Setup of lagoon:
Design Calculator2_0, start of the top module:
module Calculator2_0(clk, rst, col, btn, btnres, fil, Sseg, anodos);
Size in the first run: roughly 27 I/O pins, about 62000 sq um of cells after synthesis.
export LEC_CHECK = 0
export ABC_AREA = 1
export CAP_MARGIN = 20
export CORE_MARGIN = 2
export CORE_UTILIZATION = 64
export CTS_CLUSTER_DIAMETER = 374
export CTS_CLUSTER_SIZE = 96
export PLACE_DENSITY = 0.43
export SLEW_MARGIN = 20
export TNS_END_PERCENT = 5
create_clock -name core_clock -period 53.7 [get_ports {clk}]
run.sh (not shown) runs the stock make flow with config.mk's settings and CLKGATE_MAP_FILE=.
lagoon did not finish; a tool error ended it in global routing (5_1_grt).
diff inputs: lagoon => maple
# lagoon
export LEC_CHECK = 0
export ABC_AREA = 1
export CAP_MARGIN = 20
export CORE_MARGIN = 2
export CORE_UTILIZATION = 64
export CTS_CLUSTER_DIAMETER = 374
export CTS_CLUSTER_SIZE = 96
export PLACE_DENSITY = 0.43
export SLEW_MARGIN = 20
export TNS_END_PERCENT = 5
create_clock -name core_clock -period 53.7 [get_ports {clk}]
# maple
export LEC_CHECK = 0
export CAP_MARGIN = 20
export CORE_MARGIN = 2
export CORE_UTILIZATION = 59
export MAX_ROUTING_LAYER = met4
export SLEW_MARGIN = 20
create_clock -name core_clock -period 89.1 [get_ports {clk}]
==> results <==
Nothing crashed in maple and all stages finished; the problem is that the final layout failed, the offending checks being negative setup slack.
maple does better than lagoon on total die area.
[compare] base=lagoon new=maple: number of cells produced by synthesis went down 2109; die height -0.37%; post-synthesis compound-gate area fraction now sits higher; synthesized area has decreased.
Comparing lagoon and maple, the lower proportion of synthesized area in mux cells is on lagoon.
Looking at area fraction in full adders, half adders and majority gates, maple sits 1.5 points above lagoon.
Diff lagoon and maple: cell count listed in synth_stat.txt lower in maple
Going from lagoon to maple, the average cell area after synthesis was found to have gone up by about 17%.
Looking at number of levels in the clock H-tree across lagoon and maple, the one that comes out lower is lagoon.
Inputs modified between maple and xenon:
# maple
export LEC_CHECK = 0
export CAP_MARGIN = 20
export CORE_MARGIN = 2
export CORE_UTILIZATION = 59
export MAX_ROUTING_LAYER = met4
export SLEW_MARGIN = 20
create_clock -name core_clock -period 89.1 [get_ports {clk}]
# xenon
export LEC_CHECK = 0
export CAP_MARGIN = 20
export CORE_MARGIN = 2
export CORE_UTILIZATION = 58
export SLEW_MARGIN = 20
create_clock -name core_clock -period 58.3 [get_ports {clk}]
--- outcome ---
xenon: all stages done; final checks FAILED (max-capacitance violations, max-slew violations, negative setup slack).
Reported for xenon and maple, sequential cell count turned out identical to the last digit.
Between xenon and maple, it is xenon whose sequential share of layout area is lower, by 1.4 points.
Global-route wire length before repair (xenon over maple): increase, about 30%


Setup of ember:
Starting RTL as in the previous note.
Settings: LEC_CHECK=0, CAP_MARGIN=15, CORE_ASPECT_RATIO=0.51, CORE_MARGIN=2, CORE_UTILIZATION=40, GPL_ROUTABILITY_DRIVEN=0, MAX_ROUTING_LAYER=met4, SLEW_MARGIN=20; clock period 65.7 ns.
ember ran in full, but the layout does not pass; the checks complain about negative setup slack.
What cedar does differently from ember at the input level:
- changing CORE_UTILIZATION from 40 to 66
- changing CAP_MARGIN from 15 to 40
- removing GPL_ROUTABILITY_DRIVEN (formerly 0)
- changing CORE_ASPECT_RATIO from 0.51 to 1.71
- changing the clock period (ns, I/O delays scaled along) from 65.7 to 89.1
## What came out
- For cedar, the flow was terminated by a tool error in global routing (5_1_grt) and produced no final design.
- Site row count was lower in the run labelled ember.
- Diff ember -> cedar: HPWL after detailed placement has decreased; xor/xnor cell area share of the yosys netlist essentially unchanged.
- Diff ember -> cedar: count of cells resized by post-cts repair down about 50%, total die size decreased by 39% relative to the old numbers, cell area reported after detailed placement down about 19%, share of the core filled by cells before placement increased by 26 points relative to the old numbers.
Setup changes, cedar to zinc
- CORE_UTILIZATION: 66 -> 67
- CORE_ASPECT_RATIO: 1.71 -> 0.53
Findings:
Reported for cedar and zinc, xor/xnor share of the synthesized area turned out identical to the last digit. Number of enable flip-flop cells came out exactly the same in cedar and zinc. zinc | ERROR | global routing (5_1_grt). cedar never completed, since it errored out during global routing (5_1_grt). zinc ends up with a worst setup slack after placement that is 0.88 ns lower than in cedar. Between cedar and zinc, the site row count is lower for zinc.
[inputs] harbor vs zinc
- ABC_AREA now 1, previously not set
- CAP_MARGIN now 20, was 40
- MAX_ROUTING_LAYER no longer set, was met4
- CORE_ASPECT_RATIO no longer set, was 0.53
- CORE_UTILIZATION now 68, was 67
- the clock period (ns, I/O delays scaled along) now 113.0, was 89.1
[summary]
- On last weighted congestion value of the routability-driven placer: harbor sits below zinc.
- harbor went all the way through synthesis, placement and routing and the layout is clean on timing, DRC and antenna.
- Multiplexer share of the synthesized area: harbor < zinc
- [harbor] area fraction in compound gates after synthesis fell 17 points relative to zinc
- In harbor relative to zinc, placed instance count had gone up by more than 10%.
- Die extent in x (zinc / harbor): 1.3
- harbor gives less adder-cell share of the synthesized area than zinc did.
--- input diff harbor..nickel ---
- CORE_UTILIZATION changed from 68 to 16
- ABC_AREA removed (was 1)
- the clock period (ns, I/O delays scaled along) changed from 113.0 to 105.0
[summary]
nickel | stages: all done | timing, DRC, antenna: all pass
For the via count, nickel came in 4,735 lower than harbor did.
Summary of nickel over harbor: synthesized cell count fell by 2,109.
### nickel -> amber
- an added CTS_CLUSTER_SIZE of 99
- a change of CORE_UTILIZATION from 16 to 72
- an added TNS_END_PERCENT of 40
- an added PLACE_DENSITY of 0.43
- an added CTS_CLUSTER_DIAMETER of 365
- an added ABC_AREA of 1
- a change of the clock period (ns, I/O delays scaled along) from 105.0 to 60.0
Findings:
- Seen in the log of amber: DPL-0038 during clock tree synthesis (4_1_cts), after which the run never completed.
- Number of rows created at floorplan is lower on amber
- Synthesized-area fraction occupied by adder cells: amber vs nickel down 1.5 points
- Fraction of the mapped netlist area in compound gates in amber is 17 points lower than in nickel
- Changes observed in amber relative to nickel: post-synthesis chip area from yosys now larger; area inside the core boundary now smaller.


Starting RTL as in the previous note.
make LEC_CHECK=0 CAP_MARGIN=10 CORE_ASPECT_RATIO=0.62 CORE_MARGIN=2 CORE_UTILIZATION=41 GPL_ROUTABILITY_DRIVEN=1 HOLD_SLACK_MARGIN=-0.07 MIN_ROUTING_LAYER=met1 PLACE_DENSITY_LB_ADDON=0.01 SLEW_MARGIN=20 finish   # period 115.0 ns
The baseline finished with timing, DRC and antenna clean.
Change:
- CAP_MARGIN: 10 -> 35
- CORE_ASPECT_RATIO: 0.62 -> 1.51
- CORE_MARGIN: 2 -> 8
- CORE_UTILIZATION: 41 -> 63
- PLACE_DENSITY_LB_ADDON: 0.01 -> unset
- SLEW_MARGIN: 20 -> 10
Critical path depth shrinks by 6.
Utilization is higher by 23 points.
Worst setup slack loses 0.75 ns.
Change:
- CAP_MARGIN: 35 -> 15
- CELL_PAD_IN_SITES_GLOBAL_PLACEMENT: unset -> 3
- CORE_ASPECT_RATIO: 1.51 -> 0.62
- CORE_MARGIN: 8 -> 6
- CORE_UTILIZATION: 63 -> 41
- HOLD_SLACK_MARGIN: -0.07 -> unset
- MAX_ROUTING_LAYER: unset -> met4
- PLACE_DENSITY_LB_ADDON: unset -> 0.01
- SETUP_SLACK_MARGIN: unset -> 5.0
- SLEW_MARGIN: 10 -> 5
- TNS_END_PERCENT: unset -> 95
Outcome: Core utilization shrinks by 22 points; final area grows by 3.1%; worst setup slack is better by 4.2 ns; worst hold slack is better by 0.0065 ns; via count shrinks by 1.7%; clock-buffer cell count grows by 4; global-route usage shrinks by 8.3 points; wire length grows by 11%; register-to-register slack is better by 4.2 ns.
Change:
- CAP_MARGIN: 15 -> 10
- CELL_PAD_IN_SITES_GLOBAL_PLACEMENT: 3 -> unset
- CORE_ASPECT_RATIO: 0.62 -> 0.53
- CORE_MARGIN: 6 -> 2
- CORE_UTILIZATION: 41 -> 60
- HOLD_SLACK_MARGIN: unset -> -0.07
- MAX_ROUTING_LAYER: met4 -> unset
- PLACE_DENSITY_LB_ADDON: 0.01 -> unset
- SETUP_SLACK_MARGIN: 5.0 -> unset
- SLEW_MARGIN: 5 -> 20
- TNS_END_PERCENT: 95 -> unset
- clock period: 115.0 -> 83.3 ns (I/O delays scaled with it)
The changed run ended with an error in 5_1_grt (GRT-0232).
Synthesized cell count does not change.
Die area drops by 34%.
Synthesized area is unchanged.
Change:
- CORE_ASPECT_RATIO: 0.53 -> 0.5
- CORE_MARGIN: 2 -> 8
- CORE_UTILIZATION: 60 -> 41
- PLACE_DENSITY_LB_ADDON: unset -> 0.06
- clock period: 83.3 -> 115.0 ns (I/O delays scaled with it)
The changed run went through all stages and came out clean.
Synthesized cell count does not change.
Die size went up by well over a third.
Synthesized area is unchanged.
Change:
- CAP_MARGIN: 10 -> 20
- CORE_ASPECT_RATIO: 0.5 -> unset
- CORE_MARGIN: 8 -> 2
- CORE_UTILIZATION: 41 -> 40
- GPL_ROUTABILITY_DRIVEN: 1 -> unset
- HOLD_SLACK_MARGIN: -0.07 -> unset
- MIN_ROUTING_LAYER: met1 -> unset
- PLACE_DENSITY_LB_ADDON: 0.06 -> unset
- clock period: 115.0 -> 110.0 ns (I/O delays scaled with it)
Outcome: The new run completed with no timing, DRC or antenna violations. Synthesized cell count does not change. Hold slack gains 0.0035 ns. Die size went down by 4.2%.
